==> harbor <==
## MOTOR_TOP
module MOTOR_TOP#(   
    parameter C_AXI_ID_WIDTH       = 4,         
    parameter C_AXI_ADDR_WIDTH     = 16,        
    parameter C_AXI_DATA_WIDTH     = 64,        
    parameter C_AXI_NBURST_SUPPORT = 1'b0,      
    parameter C_AXI_BURST_TYPE     = 2'b00,     
    parameter WATCH_DOG_WIDTH      = 12,         
    parameter C_ADDR_SUMOFFSET     =   32'h0000_1000,
    parameter C_ADDR_MOTOR2ETH     =   32'h0000_0000,       
    parameter C_ADDR_ETH2MOTOR     =   32'hE000_0000    
)(    
    input                               sys_clk,
    input                               sys_rst,
   	output                            	saxi_wready,  
   	input [C_AXI_ID_WIDTH-1:0]        	saxi_wid,     
   	input [C_AXI_ADDR_WIDTH-1:0]      	saxi_waddr,   
   	input [7:0]                       	saxi_wlen,    
   	input [2:0]                       	saxi_wsize,   
   	input [1:0]                       	saxi_wburst,  
   	input [1:0]                       	saxi_wlock,   
   	input [3:0]                       	saxi_wcache,  
   	input [2:0]                       	saxi_wprot,   
   	input                             	saxi_wvalid,  
   	output                            	saxi_wd_wready,   
   	input [C_AXI_DATA_WIDTH-1:0]      	saxi_wd_wdata,     
   	input [C_AXI_DATA_WIDTH/8-1:0]    	saxi_wd_wstrb,     
   	input                             	saxi_wd_wlast,     
   	input                             	saxi_wd_wvalid,    
   	output  [C_AXI_ID_WIDTH-1:0]      	saxi_wb_bid,      
   	output  [1:0]                     	saxi_wb_bresp,    
   	output                            	saxi_wb_bvalid,   
   	input                             	saxi_wb_bready,   
   	output                            	saxi_rready,      
   	input [C_AXI_ID_WIDTH-1:0]        	saxi_rid,         
   	input [C_AXI_ADDR_WIDTH-1:0]      	saxi_raddr,       
   	input [7:0]                       	saxi_rlen,        
   	input [2:0]                       	saxi_rsize,       
   	input [1:0]                       	saxi_rburst,      
   	input [1:0]                       	saxi_rlock,       
  ...
export LEC_CHECK = 0
export ABC_AREA = 1
export CAP_MARGIN = 20
export CORE_ASPECT_RATIO = 1.16
export CORE_MARGIN = 2
export CORE_UTILIZATION = 72
export CTS_CLUSTER_SIZE = 16
export GPL_ROUTABILITY_DRIVEN = 1
export MIN_ROUTING_LAYER = met1
export PLACE_DENSITY = 0.78
export SETUP_SLACK_MARGIN = 0.65
export SLEW_MARGIN = 35
create_clock -name core_clock -period 4.91 [get_ports {sys_clk}]
run.sh (not shown) runs the stock make flow with config.mk's settings and CLKGATE_MAP_FILE=.
==> inputs of onyx, as changes to harbor <==
==> flow/config.mk (replaced) <==
export PLATFORM = sky130hd
export DESIGN_NAME = MOTOR_TOP
export DESIGN_NICKNAME = MOTOR_TOP
export VERILOG_FILES = /design/flow/design.v
export SDC_FILE = /design/flow/constraint.sdc
export NUM_CORES = 4
export LEC_CHECK = 0
export CAP_MARGIN = 20
export CORE_MARGIN = 2
export CORE_UTILIZATION = 17
export SLEW_MARGIN = 20
==> flow/constraint.sdc (replaced) <==
create_clock -name core_clock -period 14.8 [get_ports {sys_clk}]
set_input_delay 2.9600 -clock core_clock [delete_from_list [all_inputs] [get_ports {sys_clk}]]
set_output_delay 2.9600 -clock core_clock [all_outputs]
set_load 0.01 [all_outputs]
==> results <==
- In power, harbor is at 3.0 times the value of onyx.
- Between harbor and onyx, the lower first-iteration DRC count is in onyx (gap about 22%, measured against onyx).
- Against onyx, the non-clock buffer count of harbor is higher by 20.
- Cell area is about the same in onyx and harbor.
- In onyx the sequential power is smaller than in harbor, by 68%.
- Of harbor and onyx, onyx has the higher hold slack (gap 0.021 ns).
- Between onyx and harbor, the lower clock-buffer cell count is in harbor (gap 8).
- Against harbor, the register-to-register slack of onyx is better by 5.1 ns.
- Of onyx and harbor, onyx has the higher worst setup slack (gap 2.2 ns).
- Between harbor and onyx, the lower global-route usage is in onyx (gap 27 points).
==> figures <==
quantity                                                       harbor                              onyx
Main power group                                     sequential cells                 the clock network
Outcome                                                finished clean                    finished clean
Num CTS Buffers                                                    34                                40
Yosys-reported design area after synthesis                 0.0196 mm2                        0.0183 mm2
Share of total power in combinational logic                     0.129                             0.040
Number of DRC markers in iteration 0                             1470                              1202
DIE WIDTH                                                      157 um                            332 um
Internal power summed over all cells                          4530 uW                           1570 uW
Sequential cell area                                      0.00696 mm2                       0.00695 mm2
Non-clock buffer share                                         0.0831                            0.0770
Clock Latency Late Sink                                       0.57 ns                           0.58 ns
Met3 layer wire length in the routed design                   4.61 mm                           5.18 mm
Critical-path top delay cell                 sky130_fd_sc_hd__dfxtp_2  sky130_fd_sc_hd__clkdlybuf4s50_1
Total power divided by cell area                           284 mW/mm2                       93.4 mW/mm2
Met3 usage in global routing                                   0.0675                            0.0275
Area of the mapped netlist                                 0.0196 mm2                        0.0183 mm2
Final-layout clock buffer total                                    47                                55
Diodes inserted                                                     0                                 1
Clock Power                                                   2500 uW                           1020 uW
Met2 Resource Use GR                                            0.624                             0.141
Die Y                                                          182 um                            332 um


==> inputs of v27 <==
MOTOR_TOP again, from the RTL that the note above started with.
Settings: LEC_CHECK=0, ABC_AREA=1, CAP_MARGIN=0, CORE_ASPECT_RATIO=0.92, CORE_MARGIN=2, CORE_UTILIZATION=72, CTS_CLUSTER_DIAMETER=42, CTS_CLUSTER_SIZE=16, GPL_ROUTABILITY_DRIVEN=1, HOLD_SLACK_MARGIN=-0.09, MIN_ROUTING_LAYER=met1, PLACE_DENSITY=0.36, SETUP_SLACK_MARGIN=0.65, SLEW_MARGIN=25, TNS_END_PERCENT=5; clock period 4.82 ns.
==> inputs of v38, as changes to v27 <==
Settings changed: ABC_AREA 1 to not set, CAP_MARGIN 0 to 20, CORE_ASPECT_RATIO 0.92 to not set, CORE_UTILIZATION 72 to 23, CTS_CLUSTER_DIAMETER 42 to not set, CTS_CLUSTER_SIZE 16 to not set, GPL_ROUTABILITY_DRIVEN 1 to not set, HOLD_SLACK_MARGIN -0.09 to not set, MIN_ROUTING_LAYER met1 to not set, PLACE_DENSITY 0.36 to not set, SETUP_SLACK_MARGIN 0.65 to not set, SLEW_MARGIN 25 to 20, TNS_END_PERCENT 5 to not set.
==> flow/constraint.sdc (replaced) <==
create_clock -name core_clock -period 8.67 [get_ports {sys_clk}]
set_input_delay 1.7340 -clock core_clock [delete_from_list [all_inputs] [get_ports {sys_clk}]]
set_output_delay 1.7340 -clock core_clock [all_outputs]
set_load 0.01 [all_outputs]
==> impl_metrics.csv <==
group,metric,value,unit
synthesis,synth_area,18300,um^2
layout,final-clk-cell-share,0.0687,
drt,dr_wl_met2,23000,um
timing,tightestPinTransition,958,ps
grt,grt_pass1_vias,13000,
grt,use_met3,0.0254,
power_and_ir_drop,comb_power,136,uW
outcome,outcome,"complete, no violations",
grt,antenna_found_initial,0,
drt,diodes,0,
synthesis,synth.cellmix.simpleShare,0.205,
worst_setup_path,cp.arrival,6030,ps
layout,non_clock_buffer_count,175,
floorplan,dieArea,82000,um^2
synthesis,yosysChipArea,18300,um^2
Source of the figures above: v38

==> impl_metrics.csv <==
group,metric,value,unit
outcome,outcome,"complete, no violations",
layout,non_clock_buffer_count,177,
timing,tightestPinTransition,964,ps
synthesis,synth.cellmix.simpleShare,0.254,
worst_setup_path,critical-path-slowest-cell,"dfxtp_2",
power_and_ir_drop,peakVddDrop,0.000420,V
synthesis,yosysChipArea,19600,um^2
power_and_ir_drop,comb_power,843,uW
layout,final-clk-cell-share,0.0566,
grt,antenna_found_initial,1,
placement,dp.cells,3112,
grt,grt_pass1_vias,17500,
power_and_ir_drop,p_int,4770,uW
min_path,whs_path_depth,2,
drt,dr_wl_met2,26800,um
Source of the figures above: v27



==> branch cedar: inputs <==
MOTOR_TOP again, from the RTL that the note above started with.
export LEC_CHECK = 0
export ABC_AREA = 1
export CAP_MARGIN = 20
export CORE_ASPECT_RATIO = 1.74
export CORE_MARGIN = 4
export CORE_UTILIZATION = 56
export CTS_CLUSTER_SIZE = 16
export GPL_ROUTABILITY_DRIVEN = 1
export HOLD_SLACK_MARGIN = -0.06
export MAX_ROUTING_LAYER = met4
export MIN_ROUTING_LAYER = met1
export PLACE_DENSITY_LB_ADDON = 0.27
export SETUP_SLACK_MARGIN = 0.65
export SLEW_MARGIN = 0
create_clock -name core_clock -period 7.2 [get_ports {sys_clk}]
==> branch pepper (differences from branch cedar) <==
==> flow/config.mk (replaced) <==
export PLATFORM = sky130hd
export DESIGN_NAME = MOTOR_TOP
export DESIGN_NICKNAME = MOTOR_TOP
export VERILOG_FILES = /design/flow/design.v
export SDC_FILE = /design/flow/constraint.sdc
export NUM_CORES = 4
export LEC_CHECK = 0
export CAP_MARGIN = 20
export CORE_ASPECT_RATIO = 1.45
export CORE_MARGIN = 2
export CORE_UTILIZATION = 72
export CTS_CLUSTER_SIZE = 16
export GPL_ROUTABILITY_DRIVEN = 1
export MIN_ROUTING_LAYER = met1
export SETUP_SLACK_MARGIN = 0.65
export SLEW_MARGIN = 20
==> flow/constraint.sdc (replaced) <==
create_clock -name core_clock -period 5.0 [get_ports {sys_clk}]
set_input_delay 1.0000 -clock core_clock [delete_from_list [all_inputs] [get_ports {sys_clk}]]
set_output_delay 1.0000 -clock core_clock [all_outputs]
set_load 0.01 [all_outputs]
==> results.tsv <==
stage	metric	value	unit
synth	syn_avg_cell_area	7.26	sq um
cells_and_area	seq_area_share	32.0	%
synth	top_area_share	35.4	%
grt	use_met3	2.02	%
setup_path	critPathMaxStageDelay	0.32	ns
pwr	seqPwrFrac	45.7	%
cells_and_area	comb_cells	1918	
setup_path	r2r-end	inst_DAC_CTRL.sclk_cnt[1]$_SDFFE_PP0P_	
synth	topCellsByArea	dfxtp_1, nand2_1, buf_4, a21oi_1, inv_1	
outcome	status	timing/DRC/antenna clean	
The numbers above come from branch cedar.

==> results.tsv <==
stage	metric	value	unit
outcome	status	timing/DRC/antenna clean	
setup_path	critPathMaxStageDelay	0.33	ns
routing	drc_errors	0	
min_path	min_to	inst_DEJITTER.signal_hold[12]$_SDFF_PP1_	
grt	use_met3	4.16	%
synth	top_area_share	37.9	%
cells_and_area	seq_area_share	33.4	%
cells_and_area	comb_cells	1582	
synth	topCellsByArea	dfxtp_1, buf_4, nand2_1, fa_1, a21oi_1	
setup_path	r2r-end	inst_DAC_CTRL.dac_read[8]$_SDFFE_PP0P_	
setup_path	worstPathRequired	4.00	ns
The numbers above come from branch pepper.

No activity file was given, so power comes from the tool's default toggle rates.
